==> job 5685: inputs <==
## Lab4
module Lab4(CLK, RST, INSTR, PC, REG0, REG1, REG2, REG3, REG4, REG5, REG6, REG7, 
		inst_opcode, ALUopcode, ALU_result, Zero, outDMEM, ALU_A, ALU_B);
==> flow/config.mk <==
export PLATFORM = sky130hd
export DESIGN_NAME = Lab4
export DESIGN_NICKNAME = Lab4
export VERILOG_FILES = /design/flow/design.v
export SDC_FILE = /design/flow/constraint.sdc
export NUM_CORES = 4
export LEC_CHECK = 0
export CAP_MARGIN = 20
export CORE_MARGIN = 2
export CORE_UTILIZATION = 68
export CTS_CLUSTER_DIAMETER = 362
export CTS_CLUSTER_SIZE = 41
export MAX_ROUTING_LAYER = met4
export PLACE_DENSITY = 0.67
export SETUP_SLACK_MARGIN = -0.35
export SLEW_MARGIN = 20
export TNS_END_PERCENT = 40
==> flow/constraint.sdc <==
create_clock -name core_clock -period 6.47 [get_ports {CLK}]
set_input_delay 1.2940 -clock core_clock [delete_from_list [all_inputs] [get_ports {CLK}]]
set_output_delay 1.2940 -clock core_clock [all_outputs]
set_load 0.01 [all_outputs]
run.sh (not shown) runs the stock make flow with config.mk's settings and CLKGATE_MAP_FILE=.
==> job 5881 (differences from job 5685) <==
==> flow/config.mk (replaced) <==
export PLATFORM = sky130hd
export DESIGN_NAME = Lab4
export DESIGN_NICKNAME = Lab4
export VERILOG_FILES = /design/flow/design.v
export SDC_FILE = /design/flow/constraint.sdc
export NUM_CORES = 4
export LEC_CHECK = 0
export CAP_MARGIN = 15
export CELL_PAD_IN_SITES_DETAIL_PLACEMENT = 2
export CELL_PAD_IN_SITES_GLOBAL_PLACEMENT = 2
export CORE_MARGIN = 2
export CORE_UTILIZATION = 65
export CTS_CLUSTER_DIAMETER = 219
export GPL_TIMING_DRIVEN = 0
export MAX_ROUTING_LAYER = met5
export PLACE_DENSITY = 0.84
export SETUP_SLACK_MARGIN = 0.03
export SLEW_MARGIN = 0
==> flow/constraint.sdc (replaced) <==
create_clock -name core_clock -period 11.3 [get_ports {CLK}]
set_input_delay 2.2600 -clock core_clock [delete_from_list [all_inputs] [get_ports {CLK}]]
set_output_delay 2.2600 -clock core_clock [all_outputs]
set_load 0.01 [all_outputs]
==> comparison table <==
metric                                                                                                   job 5881                   job 5685
Distinct lib cells used                                                                                        97                         97
Floorplan-stage core utilization                                                                            65.6%                      69.1%
Std-Cell Rows                                                                                                  69                         67
Synth area leader                                                                       sky130_fd_sc_hd__edfxtp_1  sky130_fd_sc_hd__edfxtp_1
Die y size                                                                                                 193 um                     189 um
Seq/Total Area, Yosys                                                                                       50.2%                      50.2%
Library cell with the highest instance count after synthesis                              sky130_fd_sc_hd__nor2_1    sky130_fd_sc_hd__nor2_1
Flip-flops with a built-in enable                                                                             384                        384
Flip-flop and latch count after synthesis                                                                     389                        389
Mapped Area                                                                                            23,200 um2                 23,200 um2
Total die area                                                                                         37,200 um2                 35,600 um2
Mux area share                                                                                              12.3%                      12.3%
Synth Instances                                                                                             2,180                      2,180
Horizontal die size                                                                                        193 um                     189 um
Top-area cell type share of the netlist area                                                                49.7%                      49.7%
Outcome                                                                                            did not finish             did not finish
Failing step                                                  global placement without I/O (3_1_place_gp_skip_io)   global routing (5_1_grt)
Dominant Register Cell                                                                  sky130_fd_sc_hd__edfxtp_1  sky130_fd_sc_hd__edfxtp_1
Yosys Chip Area                                                                                        23,200 um2                 23,200 um2
Yosys warnings                                                                                                  6                          6
CORE AREA                                                                                              35,300 um2                 33,500 um2


==> inputs of v38 <==
Lab4 again, from the RTL that the note above started with.
clock: 7.69 ns
lec_check: 0
abc_area: 0
cap_margin: 20
core_margin: 2
core_utilization: 68
cts_cluster_size: 41
gpl_routability_driven: 1
max_routing_layer: met5
min_routing_layer: met1
place_density_lb_addon: 0.27
slew_margin: 20
tns_end_percent: 20
==> v15: changes against v38 <==
- ABC_AREA: 0 -> unset
- CORE_UTILIZATION: 68 -> 55
- CTS_CLUSTER_SIZE: 41 -> unset
- GPL_ROUTABILITY_DRIVEN: 1 -> unset
- MAX_ROUTING_LAYER: met5 -> unset
- MIN_ROUTING_LAYER: met1 -> unset
- PLACE_DENSITY_LB_ADDON: 0.27 -> unset
- SETUP_SLACK_MARGIN: unset -> -0.43
- TNS_END_PERCENT: 20 -> 5
==> flow/constraint.sdc (replaced) <==
create_clock -name core_clock -period 6.47 [get_ports {CLK}]
set_input_delay 1.2940 -clock core_clock [delete_from_list [all_inputs] [get_ports {CLK}]]
set_output_delay 1.2940 -clock core_clock [all_outputs]
set_load 0.01 [all_outputs]
==> v36: changes against v38 <==
- ABC_AREA: 0 -> 1
- CORE_ASPECT_RATIO: unset -> 1.2
- CORE_UTILIZATION: 68 -> 72
- CTS_CLUSTER_DIAMETER: unset -> 372
- CTS_CLUSTER_SIZE: 41 -> 98
- GPL_ROUTABILITY_DRIVEN: 1 -> unset
- MAX_ROUTING_LAYER: met5 -> unset
- MIN_ROUTING_LAYER: met1 -> unset
- PLACE_DENSITY: unset -> 0.38
- PLACE_DENSITY_LB_ADDON: 0.27 -> unset
- TNS_END_PERCENT: 20 -> 10
==> flow/constraint.sdc (replaced) <==
create_clock -name core_clock -period 5.37 [get_ports {CLK}]
set_input_delay 1.0740 -clock core_clock [delete_from_list [all_inputs] [get_ports {CLK}]]
set_output_delay 1.0740 -clock core_clock [all_outputs]
set_load 0.01 [all_outputs]
==> v35: changes against v38 <==
- ABC_AREA: 0 -> unset
- CORE_UTILIZATION: 68 -> 57
- CTS_CLUSTER_SIZE: 41 -> 53
- GPL_ROUTABILITY_DRIVEN: 1 -> unset
- MAX_ROUTING_LAYER: met5 -> unset
- MIN_ROUTING_LAYER: met1 -> unset
- PLACE_DENSITY: unset -> 0.6
- PLACE_DENSITY_LB_ADDON: 0.27 -> unset
- SLEW_MARGIN: 20 -> 25
- TNS_END_PERCENT: 20 -> unset
==> flow/constraint.sdc (replaced) <==
create_clock -name core_clock -period 6.56 [get_ports {CLK}]
set_input_delay 1.3120 -clock core_clock [delete_from_list [all_inputs] [get_ports {CLK}]]
set_output_delay 1.3120 -clock core_clock [all_outputs]
set_load 0.01 [all_outputs]
==> comparison table <==
Maximum number of buffers from clock root to sink: v38 3; v15 3; v36 -; v35 3
Crit-path slowest cell: v38 -; v15 clkdlybuf4s50_1; v36 -; v35 or4_4
Critical path class: v38 -; v15 in2out; v36 -; v35 in2out
Mapped cell area: v38 23,200 um2; v15 23,200 um2; v36 22,500 um2; v35 23,200 um2
Total power of the final layout: v38 -; v15 10.2 mW; v36 -; v35 11.6 mW
Logic share of the area: v38 -; v15 35.1%; v36 -; v35 35.5%
Internal: v38 -; v15 6.34 mW; v36 -; v35 7.13 mW
Multiplexer share of the synthesized area: v38 12.3%; v15 12.3%; v36 0%; v35 12.3%
Signal inverters: v38 -; v15 53; v36 -; v35 53
TritonCTS clock tree: v38 -; v15 done; v36 -; v35 done
Result of the run: v38 aborted with a tool error; v15 failed layout checks; v36 aborted with a tool error; v35 failed layout checks
Last stage reached: v38 5_1_grt; v15 -; v36 4_1_cts; v35 -
Violated checks: v38 -; v15 setup timing; v36 -; v35 setup timing
Non-clock buffer area fraction after layout: v38 -; v15 21.0%; v36 -; v35 23.6%
Depth of the worst register-to-register path: v38 -; v15 32; v36 -; v35 35
Cell count after synthesis: v38 2,180; v15 2,180; v36 2,762; v35 2,180
Area share, top type: v38 49.7%; v15 49.7%; v36 51.2%; v35 49.7%
Highest fanout seen on the critical path: v38 -; v15 11; v36 -; v35 6
Area reported by Yosys stat: v38 23,200 um2; v15 23,200 um2; v36 22,500 um2; v35 23,200 um2
#MultiIn Comb: v38 -; v15 1,583; v36 -; v35 1,583
Leakage power summed over all cells: v38 -; v15 12.9 nW; v36 -; v35 13.8 nW
Critical path data required time: v38 -; v15 5.18 ns; v36 -; v35 5.25 ns
# clk buffers: v38 -; v15 48; v36 -; v35 47
Most prevalent standard cell on the critical path: v38 -; v15 buf_12; v36 -; v35 buf_6
Die Width: v38 189 um; v15 209 um; v36 165 um; v35 206 um
Launching point of the worst reg2reg path: v38 -; v15 d.inst6.array_reg[7][0]; v36 -; v35 d.inst6.array_reg[3][0]
Count of unresolved DRC violations after routing: v38 -; v15 0; v36 -; v35 0
No activity file was given, so power comes from the tool's default toggle rates.
